==> flow/design.v <==
module mult32x32_fast_arith (
    input logic clk,              
    input logic reset,            
    input logic [31:0] a,         
    input logic [31:0] b,         
    input logic [1:0] a_sel,      
    input logic b_sel,            
    input logic [2:0] shift_sel,  
    input logic upd_prod,         
    input logic clr_prod,         
    output logic a_msb_is_0,      
    output logic b_msw_is_0,      
    output logic [63:0] product   
);
    logic [7:0] a_out;
    logic [15:0] b_out;
    logic [24:0] multi_out;
    logic [63:0] shift_out;
    logic [63:0] adder_out;
    logic [63:0] ff_out;
    assign a_msb_is_0 = ~|a[31:24];  
    assign b_msw_is_0 = ~|b[31:16];  
    always_comb begin
        case (a_sel)
            2'd0: a_out = a[7:0];
            2'd1: a_out = a[15:8];
            2'd2: a_out = a[23:16];
            2'd3: a_out = a[31:24];
            default: a_out = 8'd0;
        endcase
    end
    always_comb begin
        case (b_sel)
            1'b0: b_out = b[15:0];
            1'b1: b_out = b[31:16];
            default: b_out = 16'd0;
        endcase
    end
    always_comb begin
        multi_out = b_out * a_out;
    end
    always_comb begin
        case (shift_sel)
            3'd0: shift_out = multi_out << 0;
            3'd1: shift_out = multi_out << 8;
            3'd2: shift_out = multi_out << 16;
            3'd3: shift_out = multi_out << 24;
            3'd4: shift_out = multi_out << 32;
            3'd5: shift_out = multi_out << 40;
            default: shift_out = 64'd0;
        endcase
    end
    always_comb begin
        adder_out = shift_out + ff_out;
    end
    always_ff @(posedge clk or posedge reset) begin
        if (reset) begin
            ff_out <= '0;
        end else begin
            if (clr_prod) begin
                ff_out <= '0;
            end else if (upd_prod) begin
                ff_out <= adder_out;
            end 
        end 
    end
   assign product = ff_out;
endmodule
module mult32x32_fast_fsm (
    input logic clk,               
    input logic reset,             
    input logic start,             
    input logic a_msb_is_0,        
    input logic b_msw_is_0,        
    output logic busy,             
    output logic [1:0] a_sel,      
    output logic b_sel,            
    output logic [2:0] shift_sel,  
    output logic upd_prod,         
    output logic clr_prod          
);
    typedef enum {
        idle_st,
        a0_b0_st,
        a1_b0_st,
        a2_b0_st,
        a3_b0_st,
        a0_b1_st,
        a1_b1_st,
        a2_b1_st,
        a3_b1_st
      } sm_type;
    sm_type current_state;
    sm_type next_state;
    always_ff @(posedge clk, posedge reset) begin
        if (reset == 1'b1) begin
            current_state <= idle_st;
        end
        else begin
            current_state <= next_state;
        end
    end
    always_comb begin
        next_state = current_state;
        busy = 1'b1;
        a_sel = 2'b00;
        b_sel = 1'b0;
        shift_sel = 3'b000;  
        upd_prod = 1'b1;
        clr_prod = 1'b0;
        case (current_state)
            idle_st: begin
                busy = 1'b0;
                if (start == 1'b1) begin
                    next_state = a0_b0_st;
                    upd_prod = 1'b0;
                    clr_prod = 1'b1;
                end
                else begin
                    upd_prod = 1'b0;
                    clr_prod = 1'b0;
                end
            end
            a0_b0_st: begin
                next_state = a1_b0_st;
                shift_sel = 3'b000;  
            end
            a1_b0_st: begin
                next_state = a2_b0_st;
                a_sel = 2'b01;
                shift_sel = 3'b001;  
            end
            a2_b0_st: begin
                a_sel = 2'b10;
                shift_sel = 3'b010;  
                if (a_msb_is_0 == 1'b1) begin
                    if (b_msw_is_0 == 1'b1) begin
                        next_state = idle_st;
                    end
                    else begin
                        next_state = a0_b1_st;
                    end
                end
                else begin
                    next_state = a3_b0_st;
                end
            end
            a3_b0_st: begin
                a_sel = 2'b11;
                shift_sel = 3'b011;  
                if (b_msw_is_0 == 1'b1) begin
                    next_state = idle_st;
                end
                else begin
                    next_state = a0_b1_st;
                end
            end
            a0_b1_st: begin
                next_state = a1_b1_st;
                a_sel = 2'b00;
                b_sel = 1'b1;
                shift_sel = 3'b010;  
            end
            a1_b1_st: begin
                next_state = a2_b1_st;
                a_sel = 2'b01;
                b_sel = 1'b1;
                shift_sel = 3'b011;  
            end
            a2_b1_st: begin
                a_sel = 2'b10;
                b_sel = 1'b1;
                shift_sel = 3'b100;  
                if (a_msb_is_0 == 1'b1) begin
                    next_state = idle_st;
                end
                else begin
                    next_state = a3_b1_st;
                end
            end
            a3_b1_st: begin
                a_sel = 2'b11;
                b_sel = 1'b1;
                shift_sel = 3'b101;  
                busy = 1'b1;
                if (start == 0) begin
                    next_state = idle_st;
                end
                else begin
                    next_state = a0_b0_st;
                    upd_prod = 1'b0;
                    clr_prod = 1'b1;
                end
            end
        endcase
    end
endmodule
module mult32x32_fast (
    input logic clk,             
    input logic reset,           
    input logic start,           
    input logic [31:0] a,        
    input logic [31:0] b,        
    output logic busy,           
    output logic [63:0] product  
);
    logic [1:0] a_sel;
    logic b_sel;
    logic [2:0] shift_sel;
    logic upd_prod;
    logic clr_prod;
    logic a_msb_is_0;
    logic b_msw_is_0;
    mult32x32_fast_fsm f_fsm_m(
        .clk(clk),
        .reset(reset),
        .start(start),
        .busy(busy),
        .a_sel(a_sel),
        .b_sel(b_sel),
        .shift_sel(shift_sel),
        .upd_prod(upd_prod),
        .clr_prod(clr_prod),
        .a_msb_is_0(a_msb_is_0),
        .b_msw_is_0(b_msw_is_0)
    );
    mult32x32_fast_arith f_arith_m(
        .clk(clk),
        .reset(reset),
        .a(a),
        .b(b),
        .a_sel(a_sel),
        .b_sel(b_sel),
        .shift_sel(shift_sel),
        .upd_prod(upd_prod),
        .clr_prod(clr_prod),
        .a_msb_is_0(a_msb_is_0),
        .b_msw_is_0(b_msw_is_0),
        .product(product)
    );
endmodule
==> flow/config.mk <==
export PLATFORM = sky130hd
export DESIGN_NAME = mult32x32_fast
export DESIGN_NICKNAME = mult32x32_fast
export VERILOG_FILES = /design/flow/design.v
export SDC_FILE = /design/flow/constraint.sdc
export NUM_CORES = 4
export LEC_CHECK = 0
export CAP_MARGIN = 20
export CORE_MARGIN = 2
export CORE_UTILIZATION = 67
export CTS_CLUSTER_SIZE = 39
export HOLD_SLACK_MARGIN = -0.1
export SETUP_SLACK_MARGIN = -0.82
export SLEW_MARGIN = 20
export TNS_END_PERCENT = 5
==> flow/constraint.sdc <==
create_clock -name core_clock -period 9.39 [get_ports {clk}]
set_input_delay 1.8780 -clock core_clock [delete_from_list [all_inputs] [get_ports {clk}]]
set_output_delay 1.8780 -clock core_clock [all_outputs]
set_load 0.01 [all_outputs]
run.sh (not shown) runs the stock make flow with config.mk's settings and CLKGATE_MAP_FILE=.
The baseline completed, yet does not pass: setup timing.
Rerun with:
- CORE_UTILIZATION: 67 -> 68
- HOLD_SLACK_MARGIN: -0.1 -> not set
- SETUP_SLACK_MARGIN: -0.82 -> -0.49
- TNS_END_PERCENT: 5 -> not set
- clock period: 9.39 -> 9.27 ns (I/O delays scaled with it)
With this change the flow aborted during 5_1_grt with GRT-0232; die size came out lower by about 1.4%; synthesized cell count stays the same; synthesized area stays the same.
Rerun with:
- SETUP_SLACK_MARGIN: -0.49 -> -0.8
- clock period: 9.27 -> 9.44 ns (I/O delays scaled with it)
With this change the flow reached the layout checks and failed them: setup timing.
Synthesized cell count stays the same.
Die area does not change.
Synthesized area does not change.
Rerun with:
- CORE_UTILIZATION: 68 -> 72
- HOLD_SLACK_MARGIN: not set -> -0.08
- PLACE_DENSITY_LB_ADDON: not set -> 0.29
What happened: Now the flow ended with an error in 5_1_grt; area after synthesis stays the same; die size went down by 5.4%; synthesized cell count is unchanged.
Rerun with:
- CORE_UTILIZATION: 72 -> 40
- CTS_CLUSTER_SIZE: 39 -> not set
- HOLD_SLACK_MARGIN: -0.08 -> not set
- PLACE_DENSITY_LB_ADDON: 0.29 -> not set
- SETUP_SLACK_MARGIN: -0.8 -> not set
- clock period: 9.44 -> 9.5 ns (I/O delays scaled with it)
What happened:
- This time the run completed without violations
- area after synthesis does not change
- die area goes up by well over a third
- synthesized cell count is unchanged
